==> flow/run.sh <==
#!/bin/bash
# the make line also repeats each setting of config.mk as NAME=value (left out here)
make -C /OpenROAD-flow-scripts/flow DESIGN_CONFIG=/design/flow/config.mk WORK_HOME=/design/flow/orfs CLKGATE_MAP_FILE= finish
==> flow/config.mk <==
export PLATFORM = sky130hd
export DESIGN_NAME = lpc10_speech_synthetizer
export DESIGN_NICKNAME = lpc10_speech_synthetizer
export VERILOG_FILES = /design/flow/design.v
export SDC_FILE = /design/flow/constraint.sdc
export NUM_CORES = 4
export LEC_CHECK = 0
export ABC_AREA = 0
export CAP_MARGIN = 35
export CORE_MARGIN = 2
export CORE_UTILIZATION = 60
export CTS_CLUSTER_DIAMETER = 82
export MAX_ROUTING_LAYER = met5
export PLACE_DENSITY = 0.63
export SLEW_MARGIN = 20
export TNS_END_PERCENT = 55
==> flow/constraint.sdc <==
create_clock -name core_clock -period 20.8 [get_ports {clk}]
set_input_delay 4.1600 -clock core_clock [delete_from_list [all_inputs] [get_ports {clk}]]
set_output_delay 4.1600 -clock core_clock [all_outputs]
set_load 0.01 [all_outputs]
==> flow/design.v <==
module lpc10_speech_synthetizer (
  input  wire              clk,         
  input  wire              reset,       
  input  wire              StartSpeak,
  input  wire              RomData,
  output wire [11:0]       RomAdr,
  output reg  signed [9:0] SampleData,
  output reg               Speaking
);
reg [5:0]  Cnt_8k;
reg [4:0]  CntSegment;
reg [7:0]  CntSample;
reg [11:0] RomAdrIn;
reg        Speak;
reg [3:0]  CodeEnergy;
reg        CodeRepeat;
reg [4:0]  CodePitch;
reg [17:0] CodeK1K4;    
reg [20:0] CodeK5K10;   
wire GetEnergy, GetRepeat, GetPitch, GetK1K4, GetK5K10, ReadRom;
wire Silence, LastFrame, NoK5K10;
function signed [9:0] TabChirp(input [5:0] i);
  case (i)
    0: TabChirp = 0;    1: TabChirp = 42;   2: TabChirp = -44;  3: TabChirp = 50;
    4: TabChirp = -78;  5: TabChirp = 18;   6: TabChirp = 37;   7: TabChirp = 20;
    8: TabChirp = 2;    9: TabChirp = -31;  10: TabChirp = -59; 11: TabChirp = 2;
    12: TabChirp = 95;  13: TabChirp = 90;  14: TabChirp = 5;   15: TabChirp = 15;
    16: TabChirp = 38;  17: TabChirp = -4;  18: TabChirp = -91; 19: TabChirp = -91;
    20: TabChirp = -42; 21: TabChirp = -35; 22: TabChirp = -36; 23: TabChirp = -4;
    24: TabChirp = 37;  25: TabChirp = 43;  26: TabChirp = 34;  27: TabChirp = 33;
    28: TabChirp = 15;  29: TabChirp = -1;  30: TabChirp = -8;  31: TabChirp = -18;
    32: TabChirp = -19; 33: TabChirp = -17; 34: TabChirp = -9;  35: TabChirp = -10;
    36: TabChirp = -6;  37: TabChirp = 0;   38: TabChirp = 3;   39: TabChirp = 2;
    40: TabChirp = 1;
    default: TabChirp = 0;
  endcase
endfunction
function signed [9:0] TabEnergy(input [3:0] i);
  case (i)
    0: TabEnergy = 0;   1: TabEnergy = 0;   2: TabEnergy = 1;   3: TabEnergy = 1;
    4: TabEnergy = 2;   5: TabEnergy = 3;   6: TabEnergy = 5;   7: TabEnergy = 7;
    8: TabEnergy = 10;  9: TabEnergy = 15;  10: TabEnergy = 21; 11: TabEnergy = 30;
    12: TabEnergy = 43; 13: TabEnergy = 61; 14: TabEnergy = 86; default: TabEnergy = 0;
  endcase
endfunction
function signed [9:0] TabPitch(input [4:0] i);
  case (i)
    0: TabPitch = 0;    1: TabPitch = 41;   2: TabPitch = 43;   3: TabPitch = 45;
    4: TabPitch = 47;   5: TabPitch = 49;   6: TabPitch = 51;   7: TabPitch = 53;
    8: TabPitch = 55;   9: TabPitch = 58;   10: TabPitch = 60;  11: TabPitch = 63;
    12: TabPitch = 66;  13: TabPitch = 70;  14: TabPitch = 73;  15: TabPitch = 76;
    16: TabPitch = 79;  17: TabPitch = 83;  18: TabPitch = 87;  19: TabPitch = 90;
    20: TabPitch = 94;  21: TabPitch = 99;  22: TabPitch = 103; 23: TabPitch = 107;
    24: TabPitch = 112; 25: TabPitch = 118; 26: TabPitch = 123; 27: TabPitch = 129;
    28: TabPitch = 134; 29: TabPitch = 141; 30: TabPitch = 147; default: TabPitch = 153;
  endcase
endfunction
function signed [9:0] TabK1(input [4:0] i);
  case (i)
    0: TabK1 = -501;  1: TabK1 = -497;  2: TabK1 = -493;  3: TabK1 = -488;
    4: TabK1 = -480;  5: TabK1 = -471;  6: TabK1 = -460;  7: TabK1 = -446;
    8: TabK1 = -427;  9: TabK1 = -405;  10: TabK1 = -378; 11: TabK1 = -344;
    12: TabK1 = -305; 13: TabK1 = -259; 14: TabK1 = -206; 15: TabK1 = -148;
    16: TabK1 = -86;  17: TabK1 = -21;  18: TabK1 = 45;   19: TabK1 = 110;
    20: TabK1 = 171;  21: TabK1 = 227;  22: TabK1 = 277;  23: TabK1 = 320;
    24: TabK1 = 357;  25: TabK1 = 388;  26: TabK1 = 413;  27: TabK1 = 434;
    28: TabK1 = 451;  29: TabK1 = 464;  30: TabK1 = 474;  default: TabK1 = 482;
  endcase
endfunction
function signed [9:0] TabK2(input [4:0] i);
  case (i)
    0: TabK2 = -349;  1: TabK2 = -328;  2: TabK2 = -305;  3: TabK2 = -280;
    4: TabK2 = -252;  5: TabK2 = -223;  6: TabK2 = -192;  7: TabK2 = -158;
    8: TabK2 = -124;  9: TabK2 = -88;   10: TabK2 = -51;  11: TabK2 = -14;
    12: TabK2 = 23;   13: TabK2 = 60;   14: TabK2 = 97;   15: TabK2 = 133;
    16: TabK2 = 167;  17: TabK2 = 199;  18: TabK2 = 230;  19: TabK2 = 259;
    20: TabK2 = 286;  21: TabK2 = 310;  22: TabK2 = 333;  23: TabK2 = 354;
    24: TabK2 = 372;  25: TabK2 = 389;  26: TabK2 = 404;  27: TabK2 = 417;
    28: TabK2 = 429;  29: TabK2 = 439;  30: TabK2 = 449;  default: TabK2 = 490;
  endcase
endfunction
function signed [9:0] TabK3(input [3:0] i);
  case (i)
    0: TabK3 = -397;  1: TabK3 = -365;  2: TabK3 = -327;  3: TabK3 = -282;
    4: TabK3 = -229;  5: TabK3 = -170;  6: TabK3 = -104;  7: TabK3 = -36;
    8: TabK3 = 35;    9: TabK3 = 104;   10: TabK3 = 169;  11: TabK3 = 228;
    12: TabK3 = 281;  13: TabK3 = 326;  14: TabK3 = 364;  default: TabK3 = 396;
  endcase
endfunction
function signed [9:0] TabK4(input [3:0] i);
  case (i)
    0: TabK4 = -373;  1: TabK4 = -334;  2: TabK4 = -293;  3: TabK4 = -245;
    4: TabK4 = -191;  5: TabK4 = -131;  6: TabK4 = -67;   7: TabK4 = -1;
    8: TabK4 = 64;    9: TabK4 = 128;   10: TabK4 = 188;  11: TabK4 = 243;
    12: TabK4 = 291;  13: TabK4 = 332;  14: TabK4 = 367;  default: TabK4 = 397;
  endcase
endfunction
function signed [9:0] TabK5(input [3:0] i);
  case (i)
    0: TabK5 = -319;  1: TabK5 = -286;  2: TabK5 = -250;  3: TabK5 = -211;
    4: TabK5 = -168;  5: TabK5 = -122;  6: TabK5 = -74;   7: TabK5 = -25;
    8: TabK5 = 24;    9: TabK5 = 73;    10: TabK5 = 121;  11: TabK5 = 167;
    12: TabK5 = 210;  13: TabK5 = 249;  14: TabK5 = 285;  default: TabK5 = 319;
  endcase
endfunction
function signed [9:0] TabK6(input [3:0] i);
  case (i)
    0: TabK6 = -290;  1: TabK6 = -252;  2: TabK6 = -209;  3: TabK6 = -163;
    4: TabK6 = -114;  5: TabK6 = -62;   6: TabK6 = -9;    7: TabK6 = 44;
    8: TabK6 = 97;    9: TabK6 = 147;   10: TabK6 = 194;  11: TabK6 = 239;
    12: TabK6 = 278;  13: TabK6 = 313;  14: TabK6 = 344;  default: TabK6 = 371;
  endcase
endfunction
function signed [9:0] TabK7(input [3:0] i);
  case (i)
    0: TabK7 = -291;  1: TabK7 = -256;  2: TabK7 = -216;  3: TabK7 = -174;
    4: TabK7 = -128;  5: TabK7 = -80;   6: TabK7 = -31;   7: TabK7 = 19;
    8: TabK7 = 69;    9: TabK7 = 117;   10: TabK7 = 163;  11: TabK7 = 206;
    12: TabK7 = 246;  13: TabK7 = 283;  14: TabK7 = 316;  default: TabK7 = 345;
  endcase
endfunction
function signed [9:0] TabK8(input [2:0] i);
  case (i)
    0: TabK8 = -219;  1: TabK8 = -133;  2: TabK8 = -38;   3: TabK8 = 59;
    4: TabK8 = 152;   5: TabK8 = 235;   6: TabK8 = 305;   default: TabK8 = 361;
  endcase
endfunction
function signed [9:0] TabK9(input [2:0] i);
  case (i)
    0: TabK9 = -225;  1: TabK9 = -157;  2: TabK9 = -82;   3: TabK9 = -3;
    4: TabK9 = 76;    5: TabK9 = 151;   6: TabK9 = 220;   default: TabK9 = 280;
  endcase
endfunction
function signed [9:0] TabK10(input [2:0] i);
  case (i)
    0: TabK10 = -179; 1: TabK10 = -122; 2: TabK10 = -61;  3: TabK10 = 1;
    4: TabK10 = 63;   5: TabK10 = 123;  6: TabK10 = 179;  default: TabK10 = 231;
  endcase
endfunction
reg signed [9:0] ET, PT, K1T, K2T, K3T, K4T, K5T, K6T, K7T, K8T, K9T, K10T;
reg signed [9:0] EC, PC, K1C, K2C, K3C, K4C, K5C, K6C, K7C, K8C, K9C, K10C;
reg signed [9:0] X1C, X2C, X3C, X4C, X5C, X6C, X7C, X8C, X9C, X10C;
reg signed [9:0] Valeur;
reg signed [9:0] KBus;
reg signed [9:0] XBus;
reg signed [9:0] YNext;
wire signed [18:0] Operation1;
wire signed [18:0] Operation2;
wire signed [18:0] Operation3;
wire signed [18:0] Operation4;
reg [12:0] GPA;
reg        NoiseOn;
reg [7:0]  PitchCnt;
wire signed [19:0] ValeurEC;
wire signed [9:0]  YStart;
assign RomAdr = RomAdrIn;
assign GetEnergy = (CntSample == 8'd0) && (Cnt_8k < 6'd4);
assign Silence   = (CodeEnergy == 4'b0000);
assign LastFrame = (CodeEnergy == 4'b1111);
assign NoK5K10   = (CodePitch  == 5'b00000);
assign GetRepeat = (CntSample == 8'd0) && (Cnt_8k == 6'd4) && !Silence && !LastFrame;
assign GetPitch  = (CntSample == 8'd0) && (Cnt_8k >= 6'd5) && (Cnt_8k < 6'd10) && !Silence && !LastFrame;
assign GetK1K4   = (CntSample == 8'd0) && (Cnt_8k >= 6'd11) && (Cnt_8k < 6'd29) && !Silence && !LastFrame && !CodeRepeat;
assign GetK5K10  = (CntSample == 8'd0) && (Cnt_8k >= 6'd30) && (Cnt_8k < 6'd51) && !Silence && !LastFrame && !CodeRepeat && !NoK5K10;
assign ReadRom = GetEnergy || GetRepeat || GetPitch || GetK1K4 || GetK5K10;
assign Operation1 = KBus * XBus;
assign Operation2 = YNext - (Operation1 / 19'sd512);
assign Operation3 = KBus * Operation2;
assign Operation4 = XBus + (Operation3 / 19'sd512);
assign ValeurEC = Valeur * EC;
assign YStart   = ValeurEC / 20'sd64;
always @* begin
  case (Cnt_8k)
    6'd2:  KBus = K10C;
    6'd3:  KBus = K9C;
    6'd4:  KBus = K8C;
    6'd5:  KBus = K7C;
    6'd6:  KBus = K6C;
    6'd7:  KBus = K5C;
    6'd8:  KBus = K4C;
    6'd9:  KBus = K3C;
    6'd10: KBus = K2C;
    6'd11: KBus = K1C;
    default: KBus = 10'sd0;
  endcase
  case (Cnt_8k)
    6'd2:  XBus = X10C;
    6'd3:  XBus = X9C;
    6'd4:  XBus = X8C;
    6'd5:  XBus = X7C;
    6'd6:  XBus = X6C;
    6'd7:  XBus = X5C;
    6'd8:  XBus = X4C;
    6'd9:  XBus = X3C;
    6'd10: XBus = X2C;
    6'd11: XBus = X1C;
    default: XBus = 10'sd0;
  endcase
end
always @(posedge clk) begin
  if (reset) begin
    Cnt_8k     <= 6'd0;
    CntSegment <= 5'd0;
    CntSample  <= 8'd0;
    RomAdrIn   <= 12'd1;
    Speak      <= 1'b0;
    Speaking   <= 1'b0;
    CodeEnergy <= 4'd0;
    CodeRepeat <= 1'b0;
    CodePitch  <= 5'd0;
    CodeK1K4   <= 18'd0;
    CodeK5K10  <= 21'd0;
    ET <= 0; PT <= 0; K1T <= 0; K2T <= 0; K3T <= 0; K4T <= 0;
    K5T <= 0; K6T <= 0; K7T <= 0; K8T <= 0; K9T <= 0; K10T <= 0;
    EC <= 0; PC <= 0; K1C <= 0; K2C <= 0; K3C <= 0; K4C <= 0;
    K5C <= 0; K6C <= 0; K7C <= 0; K8C <= 0; K9C <= 0; K10C <= 0;
    X1C <= 0; X2C <= 0; X3C <= 0; X4C <= 0; X5C <= 0;
    X6C <= 0; X7C <= 0; X8C <= 0; X9C <= 0; X10C <= 0;
    Valeur     <= 0;
    YNext      <= 0;
    SampleData <= 0;
    GPA        <= 13'b0000001101001;
    NoiseOn    <= 1'b1;
    PitchCnt   <= 8'd0;
  end else begin
    if (Speak && StartSpeak) begin
      Cnt_8k <= Cnt_8k + 6'd1;
      if (Cnt_8k == 6'b111111) begin
        if (CntSegment == 5'b10111)
          CntSegment <= 5'd0;
        else
          CntSegment <= CntSegment + 5'd1;
        if (CntSample == 8'b11000111)
          CntSample <= 8'd0;
        else
          CntSample <= CntSample + 8'd1;
      end
      if (GetEnergy) CodeEnergy <= {CodeEnergy[2:0], RomData};
      if (GetRepeat) CodeRepeat <= RomData;
      if (GetPitch)  CodePitch  <= {CodePitch[3:0], RomData};
      if (GetK1K4)   CodeK1K4   <= {CodeK1K4[16:0], RomData};
      if (GetK5K10)  CodeK5K10  <= {CodeK5K10[19:0], RomData};
      if (ReadRom) RomAdrIn <= RomAdrIn + 12'd1;
      if ((CntSample == 8'b11000111) && (Cnt_8k == 6'b111111) && LastFrame) begin
        Speak    <= 1'b0;
        Speaking <= 1'b0;
      end else begin
        Speaking <= 1'b1;
      end
    end else begin
      Cnt_8k     <= 6'd0;
      CntSegment <= 5'd0;
      CntSample  <= 8'd0;
      RomAdrIn   <= 12'd1;
      NoiseOn    <= 1'b1;
      if (!StartSpeak) Speak <= 1'b1;
    end
    if (Cnt_8k == 6'b111110) begin
      ET <= TabEnergy(CodeEnergy);
      if (Silence || LastFrame)
        PT <= 0;
      else
        PT <= TabPitch(CodePitch);
      if (Silence || LastFrame) begin
        K1T <= 0; K2T <= 0; K3T <= 0; K4T <= 0;
      end else begin
        K1T <= TabK1(CodeK1K4[17:13]);
        K2T <= TabK2(CodeK1K4[12:8]);
        K3T <= TabK3(CodeK1K4[7:4]);
        K4T <= TabK4(CodeK1K4[3:0]);
      end
      if (Silence || LastFrame || NoK5K10) begin
        K5T <= 0; K6T <= 0; K7T <= 0; K8T <= 0; K9T <= 0; K10T <= 0;
      end else begin
        K5T  <= TabK5(CodeK5K10[20:17]);
        K6T  <= TabK6(CodeK5K10[16:13]);
        K7T  <= TabK7(CodeK5K10[12:9]);
        K8T  <= TabK8(CodeK5K10[8:6]);
        K9T  <= TabK9(CodeK5K10[5:3]);
        K10T <= TabK10(CodeK5K10[2:0]);
      end
    end
    if ((CntSegment == 5'd0) && (Cnt_8k == 6'b111111)) begin
      EC   <= ET;
      PC   <= PT;
      K1C  <= K1T;
      K2C  <= K2T;
      K3C  <= K3T;
      K4C  <= K4T;
      K5C  <= K5T;
      K6C  <= K6T;
      K7C  <= K7T;
      K8C  <= K8T;
      K9C  <= K9T;
      K10C <= K10T;
      NoiseOn <= (PC == 0);
    end
    if (Cnt_8k == 6'd0) begin
      if (EC == 0)
        Valeur <= 0;
      else if (NoiseOn) begin
        if (GPA[0])
          Valeur <= -10'sd64;
        else
          Valeur <= 10'sd64;
      end else begin
        if (PitchCnt > 8'd50)
          Valeur <= 0;    
        else
          Valeur <= TabChirp(PitchCnt[5:0]);
      end
      if (PC == 0)
        PitchCnt <= 8'd0;
      else if ($signed({1'b0, PitchCnt}) < PC)
        PitchCnt <= PitchCnt + 8'd1;
      else
        PitchCnt <= 8'd0;
    end
    if (Cnt_8k < 6'b010100)
      GPA <= {GPA[12] ^ GPA[10] ^ GPA[9] ^ GPA[0], GPA[12:1]};
    case (Cnt_8k)
      6'd1: YNext <= YStart;
      6'd2, 6'd3, 6'd4, 6'd5, 6'd6, 6'd7, 6'd8, 6'd9, 6'd10, 6'd11:
        YNext <= Operation2[9:0];
      default: ;
    endcase
    case (Cnt_8k)
      6'd3:  X10C <= Operation4[9:0];
      6'd4:  X9C  <= Operation4[9:0];
      6'd5:  X8C  <= Operation4[9:0];
      6'd6:  X7C  <= Operation4[9:0];
      6'd7:  X6C  <= Operation4[9:0];
      6'd8:  X5C  <= Operation4[9:0];
      6'd9:  X4C  <= Operation4[9:0];
      6'd10: X3C  <= Operation4[9:0];
      6'd11: X2C  <= Operation4[9:0];
      6'd12: X1C  <= Operation2[9:0];
      default: ;
    endcase
    if (Cnt_8k == 6'b001111)
      SampleData <= X1C;
  end
end
endmodule
==> impl_metrics.tcl, run 1 <==
# implementation run metrics
set metrics [dict create \
    ys_async_sr_fraction 0 \
    vdd_drop_max_mv 0.09650 \
    area_leaders "sky130_fd_sc_hd__dfxtp_1, sky130_fd_sc_hd__fa_1, sky130_fd_sc_hd__ha_1" \
    cp.buffers_inverters 8 \
    worstSetupEndpointType "flop" \
    critical_path_peak_fanout 22 \
    antenna_found_initial 0 \
    critPathCapture "X4C[8]$_SDFFE_PP0N_" \
    synth_stat.cells 4313 \
    rows 89 \
    gpl.final_weighted_congestion 0.9021 \
    route.detailed.wl_per_inst_um 17.61 \
    hold_crit_path_type "reg2reg" \
    worst_setup_hold_path_clk_slew_ns 0.06 \
    number_of_max_cap_violations 0 \
    sw_frac 0.2170 \
    setup_viol_count_final 0 \
    crit_path_max_incr_delay_ns 0.79 \
    numCtsBuffers 58 \
    worstHoldStart "K7T[6]$_SDFFE_PP0N_" \
    clock_sink_count 544 \
    setup_tns_ns 0 \
    crit_path_start_kind "flop" \
    cts_tree "yes" \
    detailedPlacementHpwl_mm 64.10 \
    detailroute.via_count 28630 \
    cts_resized 0 \
    comb_power_share 0.020 \
    synth.cell_area_sq_mm 0.03557 \
    area_of_the_die_sq_mm 0.06124 \
    postCtsSetupRepairBufs 0 \
    power_leakage_nw 16.17 \
    enable_flop_cells 0 \
    fp_util 0.6049 \
    adder_share 0.2222 \
    post_synth_most_frequent_cells "sky130_fd_sc_hd__nand2_1, sky130_fd_sc_hd__nor2_1, sky130_fd_sc_hd__dfxtp_1" \
    syn_inst 4313 \
    holdBufCountCts 0 \
    cts_max_path_buffers 3 \
    layout.core_utilization 0.6517 \
    layout_min_cycle_time_ns 18.22 \
    layout_worst_path_cycle_share 0.8758 \
    critPathTopFamily "adder cells" \
    portBuffers 26 \
    clk_latency_ns 0.63 \
    drt_pre_antenna_iters 7 \
    end_of_the_worst_register_to_register_path "X4C[8]$_SDFFE_PP0N_" \
    flop_latch_power_mw 1.05 \
    most_common_reg_cell "sky130_fd_sc_hd__dfxtp_1" \
    power_combinational_uw 43.3 \
    synth_cell_type_count 93 \
    yosysSeqAreaShare 0.3062 \
    cts_htree_levels 2 \
    max_area_cell_share 0.3062 \
    simple_gate_share 0.1879 \
    first_global_vias 27880 \
    crit-reg2reg-launch "Cnt_8k[3]$_SDFF_PP0_" \
    synth_flop_count 544 \
    clock.fmax_mhz 54.90 \
    synth_xor_xnor_area_share 0.03032 \
    top_cell "sky130_fd_sc_hd__nand2_1" \
    timing_worst_setup_path_type "reg2reg" \
    timing.reg2reg.setup_slack_ns 2.58 \
    critPathMostFrequentCell "sky130_fd_sc_hd__fa_1" \
    antenna-diode-count 0 \
    worst_ep_required_time_ns 21.27 \
    grt_max_degree 103 \
    grt_remaining_overflow 0 \
    final_max_slew_viol_count 0 \
    timing.hold.worst_endpoint "K7C[6]$_SDFFE_PP0P_" \
    slew_headroom 0.3678 \
    result_of_the_run "complete, no violations" \
    fp_nets 4806 \
    maxPowerGroup "registers" \
    clockNetworkPower_mw 1.05 \
    gr-usage-all-layers 0.2938 \
    dieWidth_um 247.5 \
    clock_power_share 0.492 \
    syn_area_per_cell_sq_um 8.247 \
    number_of_warnings_in_the_stage_logs 97 \
    detail-route-antenna-nets 0 \
    netlist_logic_family_top "adder cells" \
    power.share.sequential 0.488 \
    depth_of_the_worst_hold_timing_path 2 \
    design.final.nets 4697 \
    cp_data_arrival_time_ns 18.69 \
    finalInstanceArea_sq_mm 0.03832 \
    post_synthesis_share_of_cell_area_spent_on_and_or_and_or_and_gates 0.1598 \
    core_region_area_sq_mm 0.05880 \
    die_height_um 247.5 \
    hold_viol_final 0 \
    power_switching_uw 465.2 \
    io_pins 27 \
    worst_r2r_path_cells 62 \
    internal_power_mw 1.679 \
    worst-path-stages 62 \
    drc 0 \
    muxShareOfSynthArea 0.01959 \
    detail_route.wirelength_mm 88.51 \
    worst_slew_pin_slew_ns 0.9411 \
    rsz0062_at_grt "false" \
    synth_area_leader_cell "sky130_fd_sc_hd__dfxtp_1" \
    via_per_inst 5.696 \
    cts.root.buffer_cell "sky130_fd_sc_hd__clkbuf_16" \
    first_element_of_the_critical_path "Cnt_8k[3]$_SDFF_PP0_" \
    grt_pass1_wl_mm 145.9 \
    placed_cell_area_sq_mm 0.03625 \
    worst_clock_skew_ns 0.04337 \
    syn_to_final_growth_pct 7.739 \
    yosys_warnings 1 \
    drt_iter0_markers 1907 \
    power_density_over_the_cells_mw_per_mm2 55.95 \
    critical-path-slowest-cell "sky130_fd_sc_hd__dfxtp_1" \
    yosys.stat.chipArea_sq_mm 0.03557 \
]
==> metrics by stage <==
| stage | total power [mW] | worst slack (ns) | std cells | hold slack, ns |
|---|---|---|---|---|
| floorplan | 1.098 | 4.540 | 4313 | 0.4315 |
| global placement | 1.110 | 3.075 | 4900 | 0.4386 |
| detailed placement | 1.112 | 2.712 | 4910 | 0.4428 |
| CTS | 2.162 | 2.572 | 5019 | 0.4531 |
| global route | 2.208 | 1.279 | 5026 | 0.4674 |
| finish | 2.144 | 2.584 | 5026 | 0.4499 |
==> area by class of cell <==
type | instances | area, sq um
fillers | 5236 | 20480
repair buffers | 81 | 753.2
clock buffers | 85 | 1683
clock inverters | 24 | 302.8
well taps | 773 | 967.2
inverters | 432 | 1622
flip-flops and latches | 544 | 10890
multi-input cells | 3087 | 22100
==> metal layers <==
layer	track usage	vias to the layer above	part of all wire
met2	0.4867	710	0.46
met4	0.09792	0	0.032
met1	0.3961	13650	0.45
met5	0	-	0
li1	-	14120	-
met3	0.04109	145	0.053
==> inputs of run 2 (changes only) <==
- ABC_AREA: 0 -> 1
- CAP_MARGIN: 35 -> 20
- CORE_UTILIZATION: 60 -> 63
- CTS_CLUSTER_DIAMETER: 82 -> unset
- CTS_CLUSTER_SIZE: unset -> 99
- MAX_ROUTING_LAYER: met5 -> unset
- PLACE_DENSITY: 0.63 -> unset
- SETUP_SLACK_MARGIN: unset -> 1.15
- TNS_END_PERCENT: 55 -> unset
- clock period: 20.8 -> 8.76 ns (I/O delays scaled with it)
==> impl_metrics.tcl, run 2 <==
# implementation run metrics
set metrics [dict create \
    numCtsBuffers 56 \
    max_area_cell_share 0.2987 \
    number_of_max_cap_violations 0 \
    grt_remaining_overflow 0 \
    placed_cell_area_sq_mm 0.04071 \
    fp_nets 5438 \
    critical-path-slowest-cell "sky130_fd_sc_hd__fa_1" \
    layout.area.comb_sq_mm 0.02278 \
    setup_viol_count_final 90 \
    internal_power_mw 4.103 \
    antenna_found_initial 1 \
    power_combinational_uw 270 \
    hold_viol_final 0 \
    post_synth_most_frequent_cells "sky130_fd_sc_hd__nand2_1, sky130_fd_sc_hd__inv_1, sky130_fd_sc_hd__dfxtp_1" \
    comb_power_share 0.051 \
    top_cell "sky130_fd_sc_hd__nand2_1" \
    grt_pass1_wl_mm 157.0 \
    synth_cell_type_count 66 \
    crit_path_start_kind "flop" \
    syn_inst 4945 \
    checkFailReasons "setup timing" \
    critical_path_peak_fanout 8 \
    sw_frac 0.2307 \
    final_max_slew_viol_count 0 \
    post-route-worst-setup-slack_ns -6.032 \
    die_height_um 244.6 \
    critPathMostFrequentCell "sky130_fd_sc_hd__fa_1" \
    worst_slew_pin_slew_ns 0.9913 \
    syn_to_final_growth_pct 23.10 \
    worst-path-stages 74 \
    power_leakage_nw 21.78 \
    slew_headroom 0.3392 \
    clock_power_share 0.483 \
    enable_flop_cells 0 \
    detailroute.via_count 33390 \
    layout_min_cycle_time_ns 14.79 \
    depth_of_the_worst_hold_timing_path 2 \
    gr-usage-all-layers 0.3221 \
    synth_xor_xnor_area_share 0.01778 \
    power_switching_mw 1.230 \
    cp.buffers_inverters 18 \
    place_inst 5941 \
    filler_cell_count 4262 \
    first_global_vias 31120 \
    clock.fmax_mhz 67.60 \
    seqCellArea_sq_mm 0.01091 \
    route.detailed.wl_per_inst_um 16.66 \
    worst_ep_required_time_ns 9.25 \
    end_of_the_worst_register_to_register_path "X6C[9]$_SDFFE_PP0N_" \
    gpl.final_weighted_congestion 0.9491 \
    rows 88 \
    simple_gate_share 0.1957 \
    hold_crit_path_type "reg2reg" \
    most_common_reg_cell "sky130_fd_sc_hd__dfxtp_1" \
    detail_route.wirelength_mm 102.0 \
    worstSetupEndpointType "flop" \
    synth_area_leader_cell "sky130_fd_sc_hd__dfxtp_1" \
    timing.hold.worst_endpoint "K7T[3]$_SDFFE_PP0N_" \
    number_of_warnings_in_the_stage_logs 98 \
    finalInstanceArea_sq_mm 0.04488 \
    clockNetworkPower_mw 2.58 \
    result_of_the_run "finished with violations" \
    cts.root.buffer_cell "sky130_fd_sc_hd__clkbuf_16" \
    rsz0062_at_grt "true" \
    adder_share 0.2162 \
    critPathTopFamily "adder cells" \
    worst_setup_hold_path_clk_slew_ns 0.07 \
    portBuffers 26 \
    power.share.sequential 0.466 \
    area_of_the_die_sq_mm 0.05981 \
    synth_stat.cells 4945 \
    clk_latency_ns 0.66 \
    final-instance-count-excl-fill 6122 \
    vdd_drop_max_mv 0.2248 \
    layout_worst_path_cycle_share 1.689 \
    design.final.nets 5803 \
    synth.cell_area_sq_mm 0.03646 \
    power_density_over_the_cells_mw_per_mm2 118.8 \
    drt_iter0_markers 2603 \
    critPathCapture "X6C[9]$_SDFFE_PP0N_" \
    cts_htree_levels 2 \
    cp_data_arrival_time_ns 15.28 \
    first_element_of_the_critical_path "Cnt_8k[2]$_SDFF_PP0_" \
    maxPowerGroup "the clock network" \
    netlist_logic_family_top "adder cells" \
    drc 0 \
    syn_area_per_cell_sq_um 7.373 \
    timing.reg2reg.setup_slack_ns -6.03 \
    fp_util 0.6344 \
    clock_sink_count 544 \
    io_pins 27 \
    yosys_warnings 1 \
    yosys.stat.chipArea_sq_mm 0.03646 \
    grt_max_degree 89 \
    holdBufCountCts 0 \
    via_per_inst 5.454 \
    flop_latch_power_mw 2.49 \
    area_leaders "sky130_fd_sc_hd__dfxtp_1, sky130_fd_sc_hd__fa_1, sky130_fd_sc_hd__nand2_1" \
    post_synthesis_share_of_cell_area_spent_on_and_or_and_or_and_gates 0.1514 \
    cts_tree "yes" \
    detail-route-antenna-nets 0 \
    yosysSeqAreaShare 0.2987 \
    timing_worst_setup_path_type "reg2reg" \
    cts_max_path_buffers 3 \
    ys_async_sr_fraction 0 \
    dieWidth_um 244.6 \
    muxShareOfSynthArea 0.0005491 \
    worst_clock_skew_ns 0.06919 \
    detailedPlacementHpwl_mm 71.99 \
    crit_path_max_incr_delay_ns 0.55 \
    worst_r2r_path_cells 74 \
    core_region_area_sq_mm 0.05748 \
    timing.hold.ws_ns 0.4362 \
    synth_flop_count 544 \
    crit-reg2reg-launch "Cnt_8k[2]$_SDFF_PP0_" \
    drt_pre_antenna_iters 7 \
]
-- run 2: what timing repair did --
| action | CTS | global route |
|---|---|---|
| pin swaps | 19 | 94 |
| buffers inserted | 12 | 54 |
| gates resized | 82 | 304 |
| gates cloned | 2 | 8 |
| setup endpoints to repair | 110 | 110 |
-- run 2: layout make-up --
| type | count | share of cell area |
|---|---|---|
| sequential | 544 | 0.2430 |
| tap | 765 | 0.02133 |
| clock buffer | 78 | 0.03644 |
| antenna | 1 | 0.00005575 |
| multi-input combinational | 3261 | 0.5076 |
| timing repair buffer | 526 | 0.1051 |
| inverter | 921 | 0.07794 |
| clock inverter | 26 | 0.008502 |
-- run 2: metrics by stage --
| step | setup slack (ns) | setup TNS (ns) | utilization | total power, mW |
|---|---|---|---|---|
| CTS | -5.327 | -424.07 | 0.7502 | 5.318 |
| detailed placement | -5.765 | -457.29 | 0.7084 | 2.763 |
| floorplan | -4.766 | -365.79 | - | 2.659 |
| global route | -6.457 | -506.69 | 0.7809 | 5.473 |
| global placement | -5.486 | -439.69 | 0.7084 | 2.762 |
| finish | -6.032 | -471.49 | 0.7809 | 5.333 |
-- run 2: per-layer routing --
| metal | share of wire | vias up | global-route usage |
|---|---|---|---|
| li1 | - | 16360 | - |
| met1 | 0.41 | 15670 | 0.4123 |
| met2 | 0.48 | 1082 | 0.5537 |
| met3 | 0.060 | 282 | 0.03786 |
| met4 | 0.049 | 0 | 0.1302 |
| met5 | 0 | - | 0 |
==> inputs of run 3 (changes only) <==
- ABC_AREA: 1 -> unset
- CORE_UTILIZATION: 63 -> 72
- CTS_CLUSTER_SIZE: 99 -> 32
- PLACE_DENSITY_LB_ADDON: unset -> 0.0
- SETUP_SLACK_MARGIN: 1.15 -> 3.86
- clock period: 8.76 -> 13.1 ns (I/O delays scaled with it)
==> impl_metrics.tcl, run 3 <==
# implementation run metrics
set metrics [dict create \
    worst_r2r_path_cells 72 \
    number_of_max_cap_violations 0 \
    post-route-worst-setup-slack_ns -3.589 \
    cts.root.buffer_cell "sky130_fd_sc_hd__clkbuf_16" \
    layout_min_cycle_time_ns 16.69 \
    power_density_over_the_cells_mw_per_mm2 79.37 \
    critical-path-slowest-cell "sky130_fd_sc_hd__nor2_1" \
    checkFailReasons "setup timing" \
    syn_to_final_growth_pct 19.38 \
    yosys.stat.chipArea_sq_mm 0.03557 \
    yosysSeqAreaShare 0.3062 \
    muxShareOfSynthArea 0.01959 \
    synth_cell_type_count 93 \
    synth_stat.cells 4313 \
    critical_path_peak_fanout 8 \
    crit_path_start_kind "flop" \
    depth_of_the_worst_hold_timing_path 2 \
    simple_gate_share 0.1879 \
    rows 81 \
    syn_inst 4313 \
    final_max_slew_viol_count 0 \
    layout_worst_path_cycle_share 1.274 \
    synth_flop_count 544 \
    worst-path-stages 72 \
    worst_clock_skew_ns 0.02022 \
    via_per_inst 6.296 \
    max_area_cell_share 0.3062 \
    hold_crit_path_type "reg2reg" \
    die_height_um 226.3 \
    yosys_warnings 1 \
    design.final.nets 5074 \
    first_global_vias 31270 \
    crit-reg2reg-launch "Cnt_8k[0]$_SDFF_PP0_" \
    end_of_the_worst_register_to_register_path "X6C[6]$_SDFFE_PP0N_" \
    synth.cell_area_sq_mm 0.03557 \
    netlist_logic_family_top "adder cells" \
    numCtsBuffers 54 \
    timing_worst_setup_path_type "reg2reg" \
    drt_iter0_markers 4394 \
    layout.core_utilization 0.8692 \
    power.total_mw 3.370 \
    power_combinational_uw 95.2 \
    setup_viol_count_final 90 \
    cts_htree_levels 2 \
    vdd_drop_max_mv 0.1430 \
    gpl.final_weighted_congestion 0.9755 \
    area_of_the_die_sq_mm 0.05119 \
    first_element_of_the_critical_path "Cnt_8k[0]$_SDFF_PP0_" \
    critPathTopFamily "adder cells" \
    power.share.sequential 0.493 \
    post_synthesis_share_of_cell_area_spent_on_and_or_and_or_and_gates 0.1598 \
    power_switching_uw 754.8 \
    ys_async_sr_fraction 0 \
    most_common_reg_cell "sky130_fd_sc_hd__dfxtp_1" \
    post_synth_most_frequent_cells "sky130_fd_sc_hd__nand2_1, sky130_fd_sc_hd__nor2_1, sky130_fd_sc_hd__dfxtp_1" \
    worst_slew_pin_slew_ns 1.091 \
    clockNetworkPower_mw 1.61 \
    crit_path_max_incr_delay_ns 0.71 \
    clk_latency_ns 0.63 \
    fp_nets 4806 \
    cp_data_arrival_time_ns 17.13 \
    clock.fmax_mhz 59.92 \
    critPathMostFrequentCell "sky130_fd_sc_hd__fa_1" \
    cts_max_path_buffers 3 \
    power_leakage_nw 18.31 \
    slew_headroom 0.2724 \
    grt_max_degree 233 \
    gr-usage-all-layers 0.3882 \
    syn_area_per_cell_sq_um 8.247 \
    worstHoldStart "K1T[4]$_SDFFE_PP0N_" \
    synth_xor_xnor_area_share 0.03032 \
    portBuffers 26 \
    internal_power_mw 2.615 \
    maxPowerGroup "registers" \
    clock_sink_count 544 \
    worst_ep_required_time_ns 13.54 \
    worst_slack_at_placement_ns -2.497 \
    top_cell "sky130_fd_sc_hd__nand2_1" \
    drt_pre_antenna_iters 17 \
    dieWidth_um 226.3 \
    flop_latch_power_mw 1.66 \
    adder_share 0.2222 \
    grt_remaining_overflow 0 \
    area_leaders "sky130_fd_sc_hd__dfxtp_1, sky130_fd_sc_hd__fa_1, sky130_fd_sc_hd__ha_1" \
    rsz0062_at_grt "true" \
    sw_frac 0.2240 \
    route.detailed.wl_per_inst_um 20.91 \
    drc 0 \
    detailroute.via_count 33290 \
    filler_cell_count 2637 \
    fp_util 0.7281 \
    critPathCapture "X6C[6]$_SDFFE_PP0N_" \
    timing.reg2reg.setup_slack_ns -3.59 \
    worstSetupEndpointType "flop" \
    worst_setup_hold_path_clk_slew_ns 0.07 \
    antenna_found_initial 6 \
    cts_tree "yes" \
    cp.buffers_inverters 18 \
    core_region_area_sq_mm 0.04885 \
    grt_pass1_wl_mm 158.9 \
    number_of_warnings_in_the_stage_logs 105 \
    detail-route-antenna-nets 0 \
    hold_viol_final 0 \
    timing.hold.worst_endpoint "K1C[4]$_SDFFE_PP0P_" \
    comb_power_share 0.028 \
    enable_flop_cells 0 \
    detailedPlacementHpwl_mm 69.52 \
    io_pins 27 \
    setup_tns_ns -226.87 \
    detail_route.wirelength_mm 110.6 \
    synth_area_leader_cell "sky130_fd_sc_hd__dfxtp_1" \
    clock_power_share 0.479 \
    result_of_the_run "finished with violations" \
]
run 3: final cells by class:
type	count	area, sq um	share of cell area
multi-input combinational	3088	23300	0.5487
sequential	544	10900	0.2567
timing repair buffer	461	3948	0.09297
inverter	432	1629	0.03837
clock buffer	79	1587	0.03736
tap	664	830.8	0.01957
clock inverter	18	264.0	0.006218
antenna	1	2.502	0.00005893
run 3: what timing repair did:
action,CTS,global route
endpoints found under the setup margin,93,97
gates cloned,4,3
hold buffers,0,0
resized,118,140
pin swaps,55,40
setup buffers,41,21
run 3: metrics by stage:
| step | cell area, sq um | hold WS (ns) | cells |
|---|---|---|---|
| final | 42460 | 0.4501 | 5287 |
| after global routing | 42460 | 0.4673 | 5286 |
| after CTS | 41680 | 0.4453 | 5260 |
| after detailed placement | 39000 | 0.4417 | 5118 |
| after global placement | 39000 | 0.4390 | 5118 |
| after floorplan | 36090 | 0.4315 | 4313 |
run 3: per-layer routing:
| metal | vias to the layer above | wire [um] | GRT usage | share of wire |
|---|---|---|---|---|
| met4 | 8 | 8869 | 0.2292 | 0.080 |
| met2 | 2032 | 50500 | 0.6496 | 0.46 |
| met3 | 717 | 11550 | 0.06868 | 0.10 |
| li1 | 14850 | - | - | - |
| met5 | - | 141 | 0 | 0.0013 |
| met1 | 15680 | 39490 | 0.4706 | 0.36 |
==> inputs of run 4 (changes only) <==
- ABC_AREA: unset -> 1
- CTS_CLUSTER_DIAMETER: unset -> 71
- CTS_CLUSTER_SIZE: 32 -> 73
- GPL_ROUTABILITY_DRIVEN: unset -> 0
- PLACE_DENSITY_LB_ADDON: 0.0 -> 0.01
- SETUP_SLACK_MARGIN: 3.86 -> unset
- clock period: 13.1 -> 13.8 ns (I/O delays scaled with it)
==> impl_metrics.tcl, run 4 <==
# yosys + openroad results
set metrics [dict create \
    result_of_the_run "aborted with a tool error" \
    haltStage "global routing" \
    enable_flop_cells 0 \
    dieWidth_um 229.0 \
    clock_sink_count 544 \
    fp_util 0.7282 \
    synth_stat.cells 4945 \
    detailedPlacementHpwl_mm 71.13 \
    syn_inst 4945 \
    post_synthesis_share_of_cell_area_spent_on_and_or_and_or_and_gates 0.1514 \
    portBuffers 26 \
    synth_area_leader_cell "sky130_fd_sc_hd__dfxtp_1" \
    yosys_warnings 1 \
    adder_share 0.2162 \
    cts.root.buffer_cell "sky130_fd_sc_hd__clkbuf_16" \
    top_cell "sky130_fd_sc_hd__nand2_1" \
    io_pins 27 \
    synth_flop_count 544 \
    yosysSeqAreaShare 0.2987 \
    synth_xor_xnor_area_share 0.01778 \
    area_of_the_die_sq_mm 0.05246 \
    core_region_area_sq_mm 0.05007 \
    yosys.stat.chipArea_sq_mm 0.03646 \
    area_leaders "sky130_fd_sc_hd__dfxtp_1, sky130_fd_sc_hd__fa_1, sky130_fd_sc_hd__nand2_1" \
    post_synth_most_frequent_cells "sky130_fd_sc_hd__nand2_1, sky130_fd_sc_hd__inv_1, sky130_fd_sc_hd__dfxtp_1" \
    cts_htree_levels 1 \
    max_area_cell_share 0.2987 \
    simple_gate_share 0.1957 \
    holdBufCountCts 0 \
    ys_async_sr_fraction 0 \
    netlist_logic_family_top "adder cells" \
    muxShareOfSynthArea 0.0005491 \
    syn_area_per_cell_sq_um 7.373 \
    die_height_um 229.0 \
    synth.cell_area_sq_mm 0.03646 \
    place_inst 5765 \
    synth_cell_type_count 66 \
    most_common_reg_cell "sky130_fd_sc_hd__dfxtp_1" \
    cts_max_path_buffers 3 \
    rows 82 \
    numCtsBuffers 27 \
    fp_nets 5438 \
]
## run 4: per-stage QoR
step                      worst slack (ns)  TNS, ns  power (mW)  instance area [sq um]
after detailed placement           -0.9808   -33.11       1.747                  39490
after global placement             -0.5326   -11.11       1.745                  39490
after floorplan                   0.009527        0       1.687                  36620
after CTS                          -0.2981   -3.473       2.832                  42750
## run 4: what timing repair did
item | 4_1_cts
buffers inserted | 97
pin swaps | 125
resized | 301
gates cloned | 8
setup endpoints to repair | 81
==> inputs of run 5 (changes only) <==
- CELL_PAD_IN_SITES_DETAIL_PLACEMENT: unset -> 1
- CORE_MARGIN: 2 -> 4
- CORE_UTILIZATION: 72 -> 39
- CTS_CLUSTER_DIAMETER: 71 -> unset
- CTS_CLUSTER_SIZE: 73 -> 51
- GPL_ROUTABILITY_DRIVEN: 0 -> unset
- PLACE_DENSITY: unset -> 0.72
- PLACE_DENSITY_LB_ADDON: 0.01 -> unset
- SETUP_SLACK_MARGIN: unset -> 1.49
- SLEW_MARGIN: 20 -> 5
- clock period: 13.8 -> 11.0 ns (I/O delays scaled with it)
==> impl_metrics.tcl, run 5 <==
# yosys + openroad results
set metrics [dict create \
    muxShareOfSynthArea 0.0005491 \
    core_region_area_sq_mm 0.09222 \
    io_pins 27 \
    ys_async_sr_fraction 0 \
    post_synthesis_share_of_cell_area_spent_on_and_or_and_or_and_gates 0.1514 \
    cts_max_path_buffers 3 \
    run.stop_error "[ERROR GRT-0232] Routing congestion too high. Check the congestion heatmap in the GUI." \
    most_common_reg_cell "sky130_fd_sc_hd__dfxtp_1" \
    grt_remaining_overflow 34 \
    synth_xor_xnor_area_share 0.01778 \
    synth_cell_type_count 66 \
    gr-usage-all-layers 0.6740 \
    post_synth_most_frequent_cells "sky130_fd_sc_hd__nand2_1, sky130_fd_sc_hd__inv_1, sky130_fd_sc_hd__dfxtp_1" \
    numCtsBuffers 57 \
    yosys.stat.chipArea_sq_mm 0.03646 \
    fp_nets 5438 \
    worst_slack_at_placement_ns -4.587 \
    simple_gate_share 0.1957 \
    gpl.final_weighted_congestion 0.9100 \
    result_of_the_run "aborted with a tool error" \
    detailedPlacementHpwl_mm 107.9 \
    synth_flop_count 544 \
    adder_share 0.2162 \
    dieWidth_um 313.8 \
    synth.cell_area_sq_mm 0.03646 \
    area_of_the_die_sq_mm 0.09845 \
    die_height_um 313.8 \
    haltStage "global routing" \
    syn_inst 4945 \
    top_cell "sky130_fd_sc_hd__nand2_1" \
    enable_flop_cells 0 \
    synth_stat.cells 4945 \
    syn_area_per_cell_sq_um 7.373 \
    cts_htree_levels 2 \
    fp_util 0.3954 \
    area_leaders "sky130_fd_sc_hd__dfxtp_1, sky130_fd_sc_hd__fa_1, sky130_fd_sc_hd__nand2_1" \
    synth_area_leader_cell "sky130_fd_sc_hd__dfxtp_1" \
    yosys_warnings 1 \
    max_area_cell_share 0.2987 \
    portBuffers 26 \
    clock_sink_count 544 \
    rows 111 \
    yosysSeqAreaShare 0.2987 \
    cts.root.buffer_cell "sky130_fd_sc_hd__clkbuf_16" \
    netlist_logic_family_top "adder cells" \
]
==> run 5: layer usage <==
| layer | track usage | GRT overflow |
|---|---|---|
| met1 | 0.6479 | 1 |
| met5 | 0.4368 | 0 |
| met2 | 0.7703 | 10 |
| met3 | 0.6296 | 10 |
| met4 | 0.6598 | 13 |
==> run 5: timing repair <==
action	in CTS
pin swaps	117
endpoints found under the setup margin	90
gates cloned	8
setup buffers	103
hold buffers	0
gates resized	344
==> run 5: through the flow <==
step / setup TNS [ns] / utilization / instance area (sq um) / cells
2_1_floorplan: -164.19 / - / 36990 / 4945
3_3_place_gp: -254.36 / 0.4463 / 41160 / 6419
3_5_place_dp: -349.74 / 0.4464 / 41170 / 6420
4_1_cts: -299.18 / 0.4936 / 45520 / 6637
==> inputs of run 6 (changes only) <==
- CELL_PAD_IN_SITES_DETAIL_PLACEMENT: 1 -> unset
- CORE_MARGIN: 4 -> 2
- CORE_UTILIZATION: 39 -> 71
- CTS_CLUSTER_DIAMETER: unset -> 217
- CTS_CLUSTER_SIZE: 51 -> 14
- PLACE_DENSITY: 0.72 -> unset
- PLACE_DENSITY_LB_ADDON: unset -> 0.26
- SETUP_SLACK_MARGIN: 1.49 -> unset
- SLEW_MARGIN: 5 -> 20
- clock period: 11.0 -> 10.7 ns (I/O delays scaled with it)
==> impl_metrics.tcl, run 6 <==
# yosys + openroad results
set metrics [dict create \
    synth_stat.cells 4945 \
    io_pins 27 \
    ys_async_sr_fraction 0 \
    muxShareOfSynthArea 0.0005491 \
    holdBufCountCts 0 \
    placed_cell_area_sq_mm 0.04038 \
    rows 83 \
    cts_max_path_buffers 3 \
    top_cell "sky130_fd_sc_hd__nand2_1" \
    cts_htree_levels 2 \
    adder_share 0.2162 \
    fp_util 0.7151 \
    yosys_warnings 1 \
    worst_slack_at_placement_ns -4.207 \
    clock_sink_count 544 \
    synth_area_leader_cell "sky130_fd_sc_hd__dfxtp_1" \
    synth_cell_type_count 66 \
    area_leaders "sky130_fd_sc_hd__dfxtp_1, sky130_fd_sc_hd__fa_1, sky130_fd_sc_hd__nand2_1" \
    core_region_area_sq_mm 0.05099 \
    synth_flop_count 544 \
    post_synthesis_share_of_cell_area_spent_on_and_or_and_or_and_gates 0.1514 \
    place_inst 5836 \
    gpl.final_weighted_congestion 0.9746 \
    synth_xor_xnor_area_share 0.01778 \
    post_synth_most_frequent_cells "sky130_fd_sc_hd__nand2_1, sky130_fd_sc_hd__inv_1, sky130_fd_sc_hd__dfxtp_1" \
    detailedPlacementHpwl_mm 72.04 \
    fp_nets 5438 \
    netlist_logic_family_top "adder cells" \
    haltStage "global routing" \
    cts.root.buffer_cell "sky130_fd_sc_hd__clkbuf_16" \
    portBuffers 26 \
    yosysSeqAreaShare 0.2987 \
    result_of_the_run "aborted with a tool error" \
    syn_inst 4945 \
    synth.cell_area_sq_mm 0.03646 \
    simple_gate_share 0.1957 \
    syn_area_per_cell_sq_um 7.373 \
    die_height_um 230.6 \
    yosys.stat.chipArea_sq_mm 0.03646 \
    most_common_reg_cell "sky130_fd_sc_hd__dfxtp_1" \
    max_area_cell_share 0.2987 \
    area_of_the_die_sq_mm 0.05318 \
    enable_flop_cells 0 \
    dieWidth_um 230.6 \
    numCtsBuffers 44 \
]
==> run 6: repair_timing <==
item,in CTS
pin swaps,76
gates resized,298
cloned,11
setup endpoints to repair,90
endpoints found under the hold margin,0
setup buffers,80
==> inputs of run 7 (changes only) <==
- ABC_AREA: 1 -> unset
- CORE_UTILIZATION: 71 -> 65
- CTS_CLUSTER_DIAMETER: 217 -> unset
- CTS_CLUSTER_SIZE: 14 -> unset
- PLACE_DENSITY_LB_ADDON: 0.26 -> unset
- clock period: 10.7 -> 12.8 ns (I/O delays scaled with it)
==> impl_metrics.tcl, run 7 <==
# implementation run metrics
set metrics [dict create \
    number_of_warnings_in_the_stage_logs 103 \
    fp_util 0.6596 \
    power.share.sequential 0.484 \
    post_synthesis_share_of_cell_area_spent_on_and_or_and_or_and_gates 0.1598 \
    layout_min_cycle_time_ns 15.38 \
    vdd_drop_max_mv 0.1119 \
    top_cell "sky130_fd_sc_hd__nand2_1" \
    power_switching_uw 772.7 \
    timing.reg2reg.setup_slack_ns -2.58 \
    hold_crit_path_type "reg2reg" \
    cts_max_path_buffers 3 \
    setup_viol_count_final 90 \
    clk_latency_ns 0.63 \
    yosys.stat.chipArea_sq_mm 0.03557 \
    first_global_vias 29790 \
    comb_power_share 0.027 \
    worst_setup_hold_path_clk_slew_ns 0.06 \
    critPathCapture "X4C[8]$_SDFFE_PP0N_" \
    route.detailed.wl_per_inst_um 18.00 \
    most_common_reg_cell "sky130_fd_sc_hd__dfxtp_1" \
    hold_viol_final 0 \
    internal_power_mw 2.739 \
    cp.buffers_inverters 12 \
    worstSetupEndpointType "flop" \
    layout.core_utilization 0.7880 \
    synth_cell_type_count 93 \
    grt_max_degree 115 \
    yosys_warnings 1 \
    gpl.final_weighted_congestion 0.9362 \
    synth_area_leader_cell "sky130_fd_sc_hd__dfxtp_1" \
    detailedPlacementHpwl_mm 68.58 \
    worst_r2r_path_cells 67 \
    io_pins 27 \
    post_synth_most_frequent_cells "sky130_fd_sc_hd__nand2_1, sky130_fd_sc_hd__nor2_1, sky130_fd_sc_hd__dfxtp_1" \
    yosysSeqAreaShare 0.3062 \
    checkFailReasons "setup timing" \
    area_of_the_die_sq_mm 0.05661 \
    clock.fmax_mhz 65.03 \
    depth_of_the_worst_hold_timing_path 2 \
    detail-route-antenna-nets 0 \
    final_max_slew_viol_count 0 \
    finalInstanceArea_sq_mm 0.04249 \
    via_per_inst 5.796 \
    crit-reg2reg-launch "Cnt_8k[0]$_SDFF_PP0_" \
    crit_path_start_kind "flop" \
    grt_pass1_wl_mm 153.9 \
    detailroute.via_count 30740 \
    netlist_logic_family_top "adder cells" \
    power_leakage_nw 18.31 \
    rsz0062_at_grt "true" \
    syn_area_per_cell_sq_um 8.247 \
    timing.hold.worst_endpoint "GPA[2]$_SDFFE_PP0N_" \
    maxPowerGroup "the clock network" \
    layout_worst_path_cycle_share 1.201 \
    power_combinational_uw 93.3 \
    placed_cell_area_sq_mm 0.03909 \
    design.final.nets 5053 \
    critical-path-slowest-cell "sky130_fd_sc_hd__fa_1" \
    numCtsBuffers 56 \
    synth_flop_count 544 \
    sw_frac 0.2201 \
    muxShareOfSynthArea 0.01959 \
    setup_tns_ns -175.83 \
    worst_slack_at_placement_ns -2.901 \
    antenna_found_initial 1 \
    dieWidth_um 237.9 \
    synth.cell_area_sq_mm 0.03557 \
    number_of_max_cap_violations 0 \
    adder_share 0.2222 \
    end_of_the_worst_register_to_register_path "X4C[8]$_SDFFE_PP0N_" \
    area_leaders "sky130_fd_sc_hd__dfxtp_1, sky130_fd_sc_hd__fa_1, sky130_fd_sc_hd__ha_1" \
    clockNetworkPower_mw 1.72 \
    slew_headroom 0.2810 \
    simple_gate_share 0.1879 \
    fp_nets 4806 \
    syn_to_final_growth_pct 19.46 \
    critPathTopFamily "adder cells" \
    power.total_mw 3.512 \
    rows 85 \
    worstHoldStart "GPA[3]$_SDFFE_PP1N_" \
    drc 0 \
    enable_flop_cells 0 \
    syn_inst 4313 \
    worst_slew_pin_slew_ns 1.078 \
    worst_clock_skew_ns 0.03978 \
    filler_cell_count 3805 \
    post-route-worst-setup-slack_ns -2.578 \
    gr-usage-all-layers 0.3350 \
    portBuffers 26 \
    worst_ep_required_time_ns 13.25 \
    core_region_area_sq_mm 0.05392 \
    cts.root.buffer_cell "sky130_fd_sc_hd__clkbuf_16" \
    clock_sink_count 544 \
    detail_route.wirelength_mm 95.44 \
    critPathMostFrequentCell "sky130_fd_sc_hd__fa_1" \
    first_element_of_the_critical_path "Cnt_8k[0]$_SDFF_PP0_" \
    holdBufCountCts 0 \
    clock_power_share 0.490 \
    die_height_um 237.9 \
    ys_async_sr_fraction 0 \
    grt_remaining_overflow 0 \
    cts_tree "yes" \
    timing_worst_setup_path_type "reg2reg" \
    cts_htree_levels 2 \
    worst-path-stages 67 \
    drt_pre_antenna_iters 8 \
    crit_path_max_incr_delay_ns 0.57 \
    critical_path_peak_fanout 7 \
    drt_iter0_markers 2240 \
    cp_data_arrival_time_ns 15.83 \
    flop_latch_power_mw 1.70 \
    result_of_the_run "finished with violations" \
    max_area_cell_share 0.3062 \
    synth_stat.cells 4313 \
    antenna-diode-count 0 \
    synth_xor_xnor_area_share 0.03032 \
    power_density_over_the_cells_mw_per_mm2 82.65 \
]
[run 7: area by class of cell]
type | instances | area [sq um] | share of cell area
well taps | 696 | 870.8 | 0.02050
inverters | 432 | 1627 | 0.03828
multi-input cells | 3089 | 23430 | 0.5513
flip-flops and latches | 544 | 10900 | 0.2565
clock inverters | 32 | 420.4 | 0.009894
repair buffers | 437 | 3691 | 0.08687
clock buffers | 73 | 1555 | 0.03660
[run 7: what timing repair did]
| action | in CTS | in global routing |
|---|---|---|
| resized | 114 | 158 |
| gates cloned | 7 | 1 |
| endpoints found under the setup margin | 90 | 90 |
| buffers inserted | 29 | 16 |
| pin swaps | 75 | 79 |
[run 7: stage by stage]
stage,std cells,hold slack [ns]
after floorplan,4313,0.4315
after global placement,5160,0.4394
after detailed placement,5160,0.4428
after CTS,5295,0.4516
after global routing,5303,0.4648
final,5303,0.4500
[run 7: per-layer routing]
metal | vias up | wire [um] | track usage
met5 | - | 10 | 0
met4 | 2 | 3861 | 0.1254
met3 | 219 | 5225 | 0.03737
met2 | 962 | 46080 | 0.5722
met1 | 14680 | 40260 | 0.4392
li1 | 14870 | - | -
==> inputs of run 8 (changes only) <==
- ABC_AREA: unset -> 1
- CORE_UTILIZATION: 65 -> 72
- CTS_CLUSTER_DIAMETER: unset -> 237
- CTS_CLUSTER_SIZE: unset -> 75
- MAX_ROUTING_LAYER: unset -> met4
- PLACE_DENSITY_LB_ADDON: unset -> 0.19
- SETUP_SLACK_MARGIN: unset -> 3.0
- TNS_END_PERCENT: unset -> 70
- clock period: 12.8 -> 10.5 ns (I/O delays scaled with it)
==> impl_metrics.tcl, run 8 <==
# yosys + openroad results
set metrics [dict create \
    clock_sink_count 544 \
    enable_flop_cells 0 \
    syn_area_per_cell_sq_um 7.373 \
    rows 82 \
    core_region_area_sq_mm 0.05007 \
    yosys_warnings 1 \
    yosys.stat.chipArea_sq_mm 0.03646 \
    detailedPlacementHpwl_mm 71.75 \
    muxShareOfSynthArea 0.0005491 \
    placed_cell_area_sq_mm 0.04040 \
    max_area_cell_share 0.2987 \
    cts_htree_levels 1 \
    synth_stat.cells 4945 \
    synth.cell_area_sq_mm 0.03646 \
    top_cell "sky130_fd_sc_hd__nand2_1" \
    simple_gate_share 0.1957 \
    netlist_logic_family_top "adder cells" \
    fp_nets 5438 \
    result_of_the_run "aborted with a tool error" \
    die_height_um 229.0 \
    ys_async_sr_fraction 0 \
    gpl.final_weighted_congestion 1.008 \
    most_common_reg_cell "sky130_fd_sc_hd__dfxtp_1" \
    cts.root.buffer_cell "sky130_fd_sc_hd__clkbuf_16" \
    io_pins 27 \
    area_leaders "sky130_fd_sc_hd__dfxtp_1, sky130_fd_sc_hd__fa_1, sky130_fd_sc_hd__nand2_1" \
    synth_cell_type_count 66 \
    post_synthesis_share_of_cell_area_spent_on_and_or_and_or_and_gates 0.1514 \
    post_synth_most_frequent_cells "sky130_fd_sc_hd__nand2_1, sky130_fd_sc_hd__inv_1, sky130_fd_sc_hd__dfxtp_1" \
    adder_share 0.2162 \
    syn_inst 4945 \
    fp_util 0.7282 \
    area_of_the_die_sq_mm 0.05246 \
    synth_xor_xnor_area_share 0.01778 \
    holdBufCountCts 0 \
    dieWidth_um 229.0 \
    portBuffers 26 \
    synth_flop_count 544 \
    place_inst 5835 \
    yosysSeqAreaShare 0.2987 \
    cts_max_path_buffers 3 \
    numCtsBuffers 11 \
    synth_area_leader_cell "sky130_fd_sc_hd__dfxtp_1" \
    haltStage "global routing" \
]
[run 8: repair_timing]
action / 4_1_cts
resized: 259
endpoints found under the setup margin: 110
gates cloned: 9
setup buffers: 62
pin swaps: 95
[run 8: stage by stage]
step,setup slack (ns),utilization
2_1_floorplan,-3.026,-
3_3_place_gp,-3.670,0.8069
3_5_place_dp,-4.056,0.8069
4_1_cts,-3.655,0.8445
==> inputs of run 9 (changes only) <==
- CTS_CLUSTER_DIAMETER: 237 -> 174
- CTS_CLUSTER_SIZE: 75 -> 10
- MAX_ROUTING_LAYER: met4 -> unset
- PLACE_DENSITY_LB_ADDON: 0.19 -> 0.01
- SETUP_SLACK_MARGIN: 3.0 -> unset
- TNS_END_PERCENT: 70 -> 5
- clock period: 10.5 -> 10.4 ns (I/O delays scaled with it)
==> impl_metrics.tcl, run 9 <==
# implementation run metrics
set metrics [dict create \
    result_of_the_run "finished with violations" \
    checkFailReasons "setup timing" \
    via_per_inst 5.908 \
    comb_power_share 0.051 \
    die_height_um 229.0 \
    place_inst 5840 \
    timing.reg2reg.setup_slack_ns -4.17 \
    sw_frac 0.2364 \
    timing.hold.worst_endpoint "K6T[5]$_SDFFE_PP0N_" \
    timing_worst_setup_path_type "reg2reg" \
    worst_clock_skew_ns 0.08589 \
    power_switching_uw 986.2 \
    layout_worst_path_cycle_share 1.401 \
    muxShareOfSynthArea 0.0005491 \
    number_of_warnings_in_the_stage_logs 98 \
    number_of_max_cap_violations 0 \
    cp.buffers_inverters 18 \
    fp_nets 5438 \
    crit_path_start_kind "flop" \
    yosys_warnings 1 \
    gr-usage-all-layers 0.3758 \
    clock_sink_count 544 \
    first_element_of_the_critical_path "Cnt_8k[3]$_SDFF_PP0_" \
    gpl.final_weighted_congestion 0.9682 \
    drt_iter0_markers 3936 \
    drc 0 \
    filler_cell_count 2827 \
    layout_min_cycle_time_ns 14.57 \
    rsz0062_at_grt "true" \
    route.detailed.wl_per_inst_um 18.35 \
    cts_htree_levels 2 \
    dieWidth_um 229.0 \
    placed_cell_area_sq_mm 0.04047 \
    most_common_reg_cell "sky130_fd_sc_hd__dfxtp_1" \
    post_synthesis_share_of_cell_area_spent_on_and_or_and_or_and_gates 0.1514 \
    synth_cell_type_count 66 \
    detail-route-antenna-nets 0 \
    worst_r2r_path_cells 75 \
    numCtsBuffers 60 \
    cts.root.buffer_cell "sky130_fd_sc_hd__clkbuf_16" \
    simple_gate_share 0.1957 \
    clk_latency_ns 0.67 \
    syn_inst 4945 \
    slew_headroom 0.3310 \
    internal_power_mw 3.186 \
    vdd_drop_max_mv 0.1290 \
    final-instance-count-excl-fill 5965 \
    yosys.stat.chipArea_sq_mm 0.03646 \
    cp_data_arrival_time_ns 15.10 \
    post-route-worst-setup-slack_ns -4.167 \
    grt_pass1_wl_mm 161.7 \
    power_leakage_nw 21.17 \
    depth_of_the_worst_hold_timing_path 2 \
    hold_crit_path_type "reg2reg" \
    antenna_found_initial 4 \
    critical-path-slowest-cell "sky130_fd_sc_hd__fa_1" \
    maxPowerGroup "registers" \
    io_pins 27 \
    power_density_over_the_cells_mw_per_mm2 96.01 \
    timing.hold.ws_ns 0.4406 \
    drt_pre_antenna_iters 9 \
    worst_setup_hold_path_clk_slew_ns 0.06 \
    netlist_logic_family_top "adder cells" \
    final_max_slew_viol_count 0 \
    detailroute.via_count 35240 \
    yosysSeqAreaShare 0.2987 \
    antenna-diode-count 0 \
    design.final.nets 5783 \
    post_synth_most_frequent_cells "sky130_fd_sc_hd__nand2_1, sky130_fd_sc_hd__inv_1, sky130_fd_sc_hd__dfxtp_1" \
    synth_flop_count 544 \
    end_of_the_worst_register_to_register_path "X5C[8]$_SDFFE_PP0N_" \
    max_area_cell_share 0.2987 \
    syn_to_final_growth_pct 19.17 \
    grt_remaining_overflow 0 \
    top_cell "sky130_fd_sc_hd__nand2_1" \
    enable_flop_cells 0 \
    setup_viol_count_final 90 \
    worst-path-stages 75 \
    hold_viol_final 0 \
    worst_slew_pin_slew_ns 1.004 \
    cts_max_path_buffers 3 \
    detail_route.wirelength_mm 109.5 \
    adder_share 0.2162 \
    area_leaders "sky130_fd_sc_hd__dfxtp_1, sky130_fd_sc_hd__fa_1, sky130_fd_sc_hd__nand2_1" \
    grt_max_degree 107 \
    synth_xor_xnor_area_share 0.01778 \
    synth_stat.cells 4945 \
    critical_path_peak_fanout 6 \
    cts_tree "yes" \
    first_global_vias 33240 \
    power.share.sequential 0.502 \
    synth_area_leader_cell "sky130_fd_sc_hd__dfxtp_1" \
    crit_path_max_incr_delay_ns 0.58 \
    ys_async_sr_fraction 0 \
    power_combinational_uw 212 \
    fp_util 0.7282 \
    critPathTopFamily "adder cells" \
    clock.fmax_mhz 68.65 \
    crit-reg2reg-launch "Cnt_8k[3]$_SDFF_PP0_" \
    synth.cell_area_sq_mm 0.03646 \
    area_of_the_die_sq_mm 0.05246 \
    syn_area_per_cell_sq_um 7.373 \
    rows 82 \
    flop_latch_power_mw 2.10 \
    clock_power_share 0.447 \
    finalInstanceArea_sq_mm 0.04345 \
    layout.core_utilization 0.8678 \
    critPathCapture "X5C[8]$_SDFFE_PP0N_" \
    worst_ep_required_time_ns 10.93 \
    clockNetworkPower_mw 1.86 \
    portBuffers 26 \
    core_region_area_sq_mm 0.05007 \
    detailedPlacementHpwl_mm 72.25 \
    critPathMostFrequentCell "sky130_fd_sc_hd__fa_1" \
    worstSetupEndpointType "flop" \
]
## run 9: final cells by class
cell class / count / area [sq um] / area share
Clock buffer: 61 / 1505 / 0.03464
Multi-Input combinational cell: 3260 / 22270 / 0.5126
Tap cell: 672 / 840.8 / 0.01935
Sequential cell: 544 / 10910 / 0.2510
Timing Repair Buffer: 502 / 4320 / 0.09943
Timing Repair inverter: 1 / 7.507 / 0.0001728
Clock inverter: 4 / 98.84 / 0.002275
Inverter: 921 / 3497 / 0.08048
## run 9: repair_timing
| item | 4_1_cts | 5_1_grt |
|---|---|---|
| setup endpoints to repair | 90 | 90 |
| hold buffers | 0 | 0 |
| pin swaps | 13 | 64 |
| resized | 30 | 184 |
| endpoints found under the hold margin | 0 | 0 |
| gates cloned | 2 | 4 |
| setup buffers | 12 | 43 |
## run 9: layer usage
metal / global-route usage / vias to the layer above / wire length, um
met4: 0.2271 / 8 / 8622
met5: 0 / - / 53
met1: 0.4490 / 16430 / 39730
met2: 0.6403 / 1894 / 50710
met3: 0.05827 / 646 / 10360
li1: - / 16270 / -
## run 9: stage by stage
stage          setup WS, ns  setup TNS [ns]  power (mW)
2_1_floorplan        -3.132         -218.34       2.240
3_3_place_gp         -3.663         -276.74       2.326
3_5_place_dp         -4.167         -322.16       2.329
4_1_cts              -3.842         -294.12       4.148
5_1_grt              -4.794         -370.83       4.263
6_report             -4.167         -319.63       4.172
No activity file was given, so power comes from the tool's default toggle rates.
